## UT_TOP
module UT_TOP (
    clk, 
    rst_n, 
    in_valid, 
    in_time,
    out_valid, 
    out_display, 
    out_day
);
==> flow/config.mk <==
export PLATFORM = sky130hd
export DESIGN_NAME = UT_TOP
export DESIGN_NICKNAME = UT_TOP
export VERILOG_FILES = /design/flow/design.v
export SDC_FILE = /design/flow/constraint.sdc
export NUM_CORES = 4
export LEC_CHECK = 0
export CAP_MARGIN = 20
export CELL_PAD_IN_SITES_DETAIL_PLACEMENT = 2
export CELL_PAD_IN_SITES_GLOBAL_PLACEMENT = 2
export CORE_ASPECT_RATIO = 1.55
export CORE_MARGIN = 2
export CORE_UTILIZATION = 65
export GPL_ROUTABILITY_DRIVEN = 1
export GPL_TIMING_DRIVEN = 1
export MAX_ROUTING_LAYER = met5
export SLEW_MARGIN = 10
==> flow/constraint.sdc <==
create_clock -name core_clock -period 15.4 [get_ports {clk}]
set_input_delay 3.0800 -clock core_clock [delete_from_list [all_inputs] [get_ports {clk}]]
set_output_delay 3.0800 -clock core_clock [all_outputs]
set_load 0.01 [all_outputs]
run.sh (not shown) runs the stock make flow with config.mk's settings and CLKGATE_MAP_FILE=.
The starting point did not get past global placement without I/O (3_1_place_gp_skip_io).
Edit:
- CELL_PAD_IN_SITES_DETAIL_PLACEMENT: 2 -> unset
- CELL_PAD_IN_SITES_GLOBAL_PLACEMENT: 2 -> unset
- CORE_ASPECT_RATIO: 1.55 -> unset
- CORE_UTILIZATION: 65 -> 40
- GPL_ROUTABILITY_DRIVEN: 1 -> unset
- GPL_TIMING_DRIVEN: 1 -> unset
- MAX_ROUTING_LAYER: met5 -> unset
- SLEW_MARGIN: 10 -> 20
- clock period: 15.4 -> 12.2 ns (I/O delays scaled with it)
- Now the flow produced a layout that fails on setup timing
- die size rises by 61%
- synthesized area does not change
- synthesized cell count does not change
Edit:
- CORE_UTILIZATION: 40 -> 65
- clock period: 12.2 -> 13.2 ns (I/O delays scaled with it)
The new run completed, yet does not pass: setup timing.
Worst setup slack improved by 0.61 ns.
Hold slack improved by 0.016 ns.
Utilization grows by 29 points.
Synthesized cell count is unchanged.
Clock skew is about the same.
Edit:
- CORE_MARGIN: 2 -> 9
- CORE_UTILIZATION: 65 -> 28
- CTS_CLUSTER_DIAMETER: unset -> 130
- CTS_CLUSTER_SIZE: unset -> 98
- clock period: 13.2 -> 15.0 ns (I/O delays scaled with it)
Result: This time the run completed without violations; synthesized area does not change; worst setup slack is better by 1.7 ns; cell count went up by 7.4%; routed wire length went down by 4.0%; die area went up to 2.6 times its value; synthesized cell count does not change; via count fell by 9.7%.
Edit:
- ABC_AREA: unset -> 1
- CORE_MARGIN: 9 -> 2
- CORE_UTILIZATION: 28 -> 70
- CTS_CLUSTER_DIAMETER: 130 -> unset
- CTS_CLUSTER_SIZE: 98 -> unset
- PLACE_DENSITY_LB_ADDON: unset -> 0.16
- clock period: 15.0 -> 13.2 ns (I/O delays scaled with it)
Outcome: Now the flow stopped in global routing (5_1_grt), error GRT-0232; die size shrinks by 65%; synthesized area shrinks by 3.2%; synthesized cell count grows by about 10%.
Edit:
- CORE_UTILIZATION: 70 -> 62
- CTS_CLUSTER_DIAMETER: unset -> 191
- CTS_CLUSTER_SIZE: unset -> 97
- PLACE_DENSITY_LB_ADDON: 0.16 -> unset
- clock period: 13.2 -> 14.1 ns (I/O delays scaled with it)
This time the run completed, yet does not pass: setup timing.
Die area came out higher by 13%.
Synthesized area stays the same.
Synthesized cell count is unchanged.


## job 4005
Starting RTL as in the previous note.
clock: 7.56 ns
lec_check: 0
cap_margin: 20
core_margin: 2
core_utilization: 72
cts_cluster_diameter: 338
cts_cluster_size: 61
hold_slack_margin: 0.3
place_density_lb_addon: 0.0
setup_slack_margin: 2.21
slew_margin: 20
Status(job 4005) = ERROR, stage = 4_1_cts
Inputs modified between job 4005 and job 4128:
- a deleted HOLD_SLACK_MARGIN that had been 0.3
- a deleted CTS_CLUSTER_DIAMETER that had been 338
- a deleted CTS_CLUSTER_SIZE that had been 61
- a deleted PLACE_DENSITY_LB_ADDON that had been 0.0
- an added TNS_END_PERCENT of 5
- a change of CORE_UTILIZATION from 72 to 68
- a deleted SETUP_SLACK_MARGIN that had been 2.21
- a change of the clock period (ns, I/O delays scaled along) from 7.56 to 14.4
- Horizontal die dimension came out higher on job 4128 than on job 4005.
- Not one of job 4128 and job 4005 finished clean.
- In the summary table, job 4005 is marked failed, with error DPL-0033 raised in 4_1_cts.
- Finished, but not clean: job 4128, with setup timing.
- The die used by job 4128 is larger than the one used by job 4005.
- Pre-CTS setup slack, job 4128 and job 4005: higher on job 4128
Setup changes, job 4128 to job 7030
- clearing TNS_END_PERCENT, which used to be 5
- swapping 68 for 40 in CORE_UTILIZATION
- swapping 14.4 for 15.0 in the clock period (ns, I/O delays scaled along)
Notes after the runs:
- Every stage of the flow completed for job 7030, and the final layout passed the timing, design-rule and antenna checks.
- The lower layout net count of job 7030 and job 4128 is in job 7030.
- Comparing job 7030 and job 4128, the lower utilization is on job 7030.
- Job 4128 has higher non-clock buffer total of the final layout than job 7030.
- The faster design of the two is job 7030; job 4128 tops out lower.
- The setup slack in job 7030 sits 1.01 ns above the value recorded for job 4128.
Changes in job 3496 relative to job 7030:
- PLACE_DENSITY_LB_ADDON newly set to 0.0
- CTS_CLUSTER_SIZE newly set to 61
- CORE_UTILIZATION changed from 40 to 72
- the clock period (ns, I/O delays scaled along) changed from 15.0 to 7.54
--- outcome ---
Pre-CTS setup slack ended up 7.24 ns lower on job 3496 than on job 7030.
Job 3496 against job 7030: area of the core shrank by about 44%; vertical die size went down; chip area decreased 18000 µm²; number of buffers inserted to repair setup after CTS rose by 43.
Of job 7030 and job 3496, only job 3496 never reached the final stage.
Summary of job 3496 over job 7030: total instance count after detailed placement has remained practically unchanged, last weighted congestion value of the routability-driven placer up 22%.
Setup changes, job 3496 to job 7411
- setting TNS_END_PERCENT to 5 for the first time
- setting CTS_CLUSTER_DIAMETER to 338 for the first time
- setting SETUP_SLACK_MARGIN to 2.21 for the first time
- changing CAP_MARGIN from 20 to 0
Results
- Any difference in portion of the post-synthesis area used by sequential elements between job 3496 and job 7411 is small enough to ignore.
- As of job 7411, count of instances resized after the clock tree is built had risen by more than 10% compared to job 3496.
- In job 7411 the number of placed instances, taps included turned out 10 higher than in job 3496.
- Job 3496: it failed with a tool error in 5_1_grt, so there are no final results.
- Status(job 7411) = ERROR, stage = 5_1_grt
